== P ==
==> flow/design.v (excerpt) <==
module testSlave(input clk, input reset,
    input  S_AXI_RREADY,
    output S_AXI_RVALID,
    output[5:0] S_AXI_RID,
    output[31:0] S_AXI_RDATA,
    output[1:0] S_AXI_RRESP,
    output S_AXI_RLAST,
    output S_AXI_ARREADY,
    input  S_AXI_ARVALID,
    input [5:0] S_AXI_ARID,
    input [5:0] S_AXI_ARADDR,
    input [7:0] S_AXI_ARLEN,
    input [2:0] S_AXI_ARSIZE,
    input [1:0] S_AXI_ARBURST,
    output S_AXI_WREADY,
    input  S_AXI_WVALID,
    input [31:0] S_AXI_WDATA,
    input [3:0] S_AXI_WSTRB,
    input  S_AXI_WLAST,
    output S_AXI_AWREADY,
    input  S_AXI_AWVALID,
    input [5:0] S_AXI_AWID,
    input [5:0] S_AXI_AWADDR,
    input [7:0] S_AXI_AWLEN,
    input [2:0] S_AXI_AWSIZE,
    input [1:0] S_AXI_AWBURST,
    input  S_AXI_BREADY,
    output S_AXI_BVALID,
    output[5:0] S_AXI_BID,
    output[1:0] S_AXI_BRESP
);
  reg [1:0] axi_bresp;
  wire[1:0] T0;
  wire[1:0] T1;
  wire T2;
  wire T3;
  wire T4;
  wire T5;
  wire T6;
  reg  axi_bvalid;
  wire T7;
  wire T8;
  wire T9;
  wire T10;
  wire T11;
  wire T12;
  wire T13;
  wire T14;
  wire T15;
  reg  axi_wready;
  wire T16;
  wire T17;
  wire T18;
  wire T19;
  wire T20;
  wire T21;
  wire T22;
  wire T23;
  wire T24;
  wire T25;
  wire T26;
  wire T27;
  wire T28;
  reg  axi_awv_awr_flag;
  wire T29;
  wire T30;
  wire T31;
  wire T32;
  wire T33;
  wire T34;
  wire T35;
  reg  axi_arv_arr_flag;
  wire T36;
  wire T37;
  wire T38;
  wire T39;
  wire T40;
  wire T41;
  wire T42;
  wire T43;
  wire T44;
  wire T45;
  wire T46;
  reg  axi_arready;
  wire T47;
  wire T48;
  wire T49;
  wire T50;
  wire T51;
  wire T52;
  wire T53;
  wire T54;
  reg [7:0] axi_arlen;
  wire[7:0] T55;
  wire[7:0] T56;
  wire T57;
  wire T58;
  wire T59;
  wire T60;
  wire T61;
  wire T62;
  wire T63;
  reg [7:0] axi_arlen_cntr;
  wire[7:0] T64;
  wire[7:0] T65;
  wire[7:0] T66;
  wire[7:0] T67;
  wire T68;
  wire T69;
  wire T70;
  wire T71;
  reg  axi_rvalid;
  wire T72;
  wire T73;
  wire T74;
  wire T75;
  wire T76;
  wire T77;
  wire T78;
  wire T79;
  wire T80;
  wire T81;
  wire T82;
  wire T83;
  wire T84;
  wire T85;
  wire T86;
  wire T87;
  wire T88;
  wire T89;
  wire T90;
  wire T91;
  wire T92;
  wire T93;
  wire T94;
  reg  axi_awready;
  wire T95;
  wire T96;
  wire T97;
  wire T98;
  wire T99;
  wire T100;
  wire T101;
  wire T102;
  ...
clock: 4.3 ns
lec_check: 0
cap_margin: 20
core_margin: 2
core_utilization: 40
max_routing_layer: met4
min_routing_layer: met2
place_density_lb_addon: 0.26
slew_margin: 25
tns_end_percent: 50
run.sh (not shown) runs the stock make flow with config.mk's settings and CLKGATE_MAP_FILE=.
P went all the way through the flow, and no timing, DRC or antenna check failed.
Inputs modified between P and Q:
==> flow/config.mk <==
export PLATFORM = sky130hd
export DESIGN_NAME = testSlave
export DESIGN_NICKNAME = testSlave
export VERILOG_FILES = /design/flow/design.v
export SDC_FILE = /design/flow/constraint.sdc
export NUM_CORES = 4
export LEC_CHECK = 0
export CAP_MARGIN = 20
export CORE_MARGIN = 2
export CORE_UTILIZATION = 65
export PLACE_DENSITY = 0.6
export SLEW_MARGIN = 20
==> flow/constraint.sdc <==
create_clock -name core_clock -period 1.67 [get_ports {clk}]
set_input_delay 0.3340 -clock core_clock [delete_from_list [all_inputs] [get_ports {clk}]]
set_output_delay 0.3340 -clock core_clock [all_outputs]
set_load 0.01 [all_outputs]
### Flow results
Summary of Q and P: one run falls short of a clean finish, namely Q.
The flow completed for Q, but it is not clean: the layout still shows negative setup slack.
When Q is set beside P, its sequential group power turns out to be 160% larger.
Taking P as the reference, in Q layout-stage area growth over the synthesis result shows an increase of 11 points; total power increased 0.022 W; top achievable clock speed went up 47%; met3 capacity usage during global routing shows a reduction of 35 points.
The setup slack of Q is smaller than that of P.
Going from P to Q, met1 track demand over resource in global routing grows by 51 points.
Inputs modified between Q and R:
-- flow/config.mk --
<<< Q, line 8
export CAP_MARGIN = 20
export CORE_MARGIN = 2
export CORE_UTILIZATION = 65
export PLACE_DENSITY = 0.6
export SLEW_MARGIN = 20
>>> R, line 8
export CAP_MARGIN = 20
export CORE_MARGIN = 2
export CORE_UTILIZATION = 48
export PLACE_DENSITY = 0.6
export SLEW_MARGIN = 20
==> flow/constraint.sdc <==
create_clock -name core_clock -period 3.01 [get_ports {clk}]
set_input_delay 0.6020 -clock core_clock [delete_from_list [all_inputs] [get_ports {clk}]]
set_output_delay 0.6020 -clock core_clock [all_outputs]
set_load 0.01 [all_outputs]
==> results <==
No stage failed in R, and the final checks on the layout all came back clean. Part of the total power dissipated in sequential elements is lower on Q. Sort R and Q by initial core utilization, ascending, and R comes first. Taking R over Q, the highest achievable clock rate ratio works out to 0.861. R vs Q on switching power total: R is the lower one. Compared with Q, R shows non-clock buffer count that has gone down by more than a quarter. Die area: R > Q. R packs its core looser than Q.
--- input diff R..S ---
-- flow/config.mk --
<<< R, line 8
export CAP_MARGIN = 20
export CORE_MARGIN = 2
export CORE_UTILIZATION = 48
export PLACE_DENSITY = 0.6
export SLEW_MARGIN = 20
>>> S, line 8
export CAP_MARGIN = 20
export CORE_MARGIN = 2
export CORE_UTILIZATION = 50
export SETUP_SLACK_MARGIN = -0.2
export SLEW_MARGIN = 20
==> flow/constraint.sdc <==
create_clock -name core_clock -period 1.98 [get_ports {clk}]
set_input_delay 0.3960 -clock core_clock [delete_from_list [all_inputs] [get_ports {clk}]]
set_output_delay 0.3960 -clock core_clock [all_outputs]
set_load 0.01 [all_outputs]
Across R and S, a clean result was obtained everywhere but in S. Complete run, failing final checks: S, reason negative setup slack. R vs S, class of the tightest hold or removal check: register to register vs input pin to register. Buffering stage count on the worst path with inverters included delta for S relative to R: 1 higher. S has number of iterations in the first detailed-routing pass below what R had. Summary: total power, S worse than R. Of the two values seen for endpoint of the worst setup timing path, bram_4[21]$_SDFFCE_PN0P_ was produced by R and axi_rdata[15]$_DFFE_PP_ by S. Compared with R, S has less setup slack. Compared to R, S has minimum clock period after layout 0.32 ns lower. | count of clock-buffer cells in the layout | higher: R |.
The inputs of T differ from those of S as listed below.
-- flow/config.mk --
<<< S, line 8
export CAP_MARGIN = 20
export CORE_MARGIN = 2
export CORE_UTILIZATION = 50
export SETUP_SLACK_MARGIN = -0.2
export SLEW_MARGIN = 20
>>> T, line 8
export CAP_MARGIN = 20
export CORE_MARGIN = 2
export CORE_UTILIZATION = 72
export CTS_CLUSTER_DIAMETER = 394
export PLACE_DENSITY = 0.6
export SLEW_MARGIN = 20
==> flow/constraint.sdc <==
create_clock -name core_clock -period 2.05 [get_ports {clk}]
set_input_delay 0.4100 -clock core_clock [delete_from_list [all_inputs] [get_ports {clk}]]
set_output_delay 0.4100 -clock core_clock [all_outputs]
set_load 0.01 [all_outputs]
--- outcome ---
- Layout checks on T: not met. Flow itself completed; violations: negative setup slack.
- Relative to S, flop-to-flop setup slack decreased by 0.38 ns in T.
- T ended up with a higher count of cells resized by post-cts repair than S did.
- Taking S as the reference, in T area of all placed cells without fillers shows an increase of about 3.5%; non-clock buffer count saw an increase.

========
testSlave again, from the RTL that the note above started with.
==> flow/config.mk <==
export PLATFORM = sky130hd
export DESIGN_NAME = testSlave
export DESIGN_NICKNAME = testSlave
export VERILOG_FILES = /design/flow/design.v
export SDC_FILE = /design/flow/constraint.sdc
export NUM_CORES = 4
export LEC_CHECK = 0
export CAP_MARGIN = 15
export CELL_PAD_IN_SITES_DETAIL_PLACEMENT = 0
export CORE_ASPECT_RATIO = 0.52
export CORE_MARGIN = 2
export CORE_UTILIZATION = 72
export CTS_CLUSTER_DIAMETER = 64
export CTS_CLUSTER_SIZE = 54
export MAX_ROUTING_LAYER = met4
export PLACE_DENSITY_LB_ADDON = 0.01
export SETUP_SLACK_MARGIN = 0.7
export SLEW_MARGIN = 35
export TNS_END_PERCENT = 40
==> flow/constraint.sdc <==
create_clock -name core_clock -period 2.4 [get_ports {clk}]
set_input_delay 0.4800 -clock core_clock [delete_from_list [all_inputs] [get_ports {clk}]]
set_output_delay 0.4800 -clock core_clock [all_outputs]
set_load 0.01 [all_outputs]
The first run stopped in 5_1_grt with ODB-0269.
==> next run, changes <==
- CAP_MARGIN: 15 -> 20
- CELL_PAD_IN_SITES_DETAIL_PLACEMENT: 0 -> not set
- CORE_ASPECT_RATIO: 0.52 -> not set
- CTS_CLUSTER_DIAMETER: 64 -> not set
- CTS_CLUSTER_SIZE: 54 -> 41
- MAX_ROUTING_LAYER: met4 -> not set
- PLACE_DENSITY: not set -> 0.65
- PLACE_DENSITY_LB_ADDON: 0.01 -> not set
- SETUP_SLACK_MARGIN: 0.7 -> not set
- SLEW_MARGIN: 35 -> 20
- TNS_END_PERCENT: 40 -> not set
- clock period: 2.4 -> 1.67 ns (I/O delays scaled with it)
- Now the flow finished but failed the layout checks on negative setup slack
- die area stays flat
- area after synthesis does not change
- synthesized cell count is unchanged
==> next run, changes <==
- CAP_MARGIN: 20 -> 5
- CTS_CLUSTER_SIZE: 41 -> 37
- SETUP_SLACK_MARGIN: not set -> 0.4
- clock period: 1.67 -> 2.25 ns (I/O delays scaled with it)
=>
- The changed run completed and failed the layout checks on negative setup slack
- critical path depth does not change
- register-to-register slack improves by 580 ps
- worst setup slack improves by 580 ps
- design area came out lower by 1.1%
- first-iteration DRC count came out higher by 2.5%
- area after synthesis stays the same
- fmax hardly moves
- synthesized cell count does not change
- sequential power came out lower by 26%
- total power came out lower by 25%
==> next run, changes <==
- CTS_CLUSTER_SIZE: 37 -> 41
- clock period: 2.25 -> 1.82 ns (I/O delays scaled with it)
What happened: The changed run ran to the end with violations: negative setup slack; die area is unchanged; total power climbs by about 16%; cell area drops by 3.9%; worst setup slack gets worse by 45 ps; clock power went up by about 9%; worst hold slack got worse by 44 ps; maximum frequency climbs by 15%; count of clock-buffer cells in the layout went down by 4; wire length shrinks by about 28%; utilization went down by 3.7 points; sequential power climbs by about 23%.
==> next run, changes <==
- CAP_MARGIN: 5 -> 20
- CTS_CLUSTER_SIZE: 41 -> 42
- SETUP_SLACK_MARGIN: 0.4 -> 0.66
- clock period: 1.82 -> 2.27 ns (I/O delays scaled with it)
The new run completed and failed the layout checks on negative setup slack.
Synthesized cell count is unchanged.
Global-route usage rises by 8.4 points.
Area after synthesis stays the same.
Power figures rest on the tool's default switching activity, not on a simulated workload.
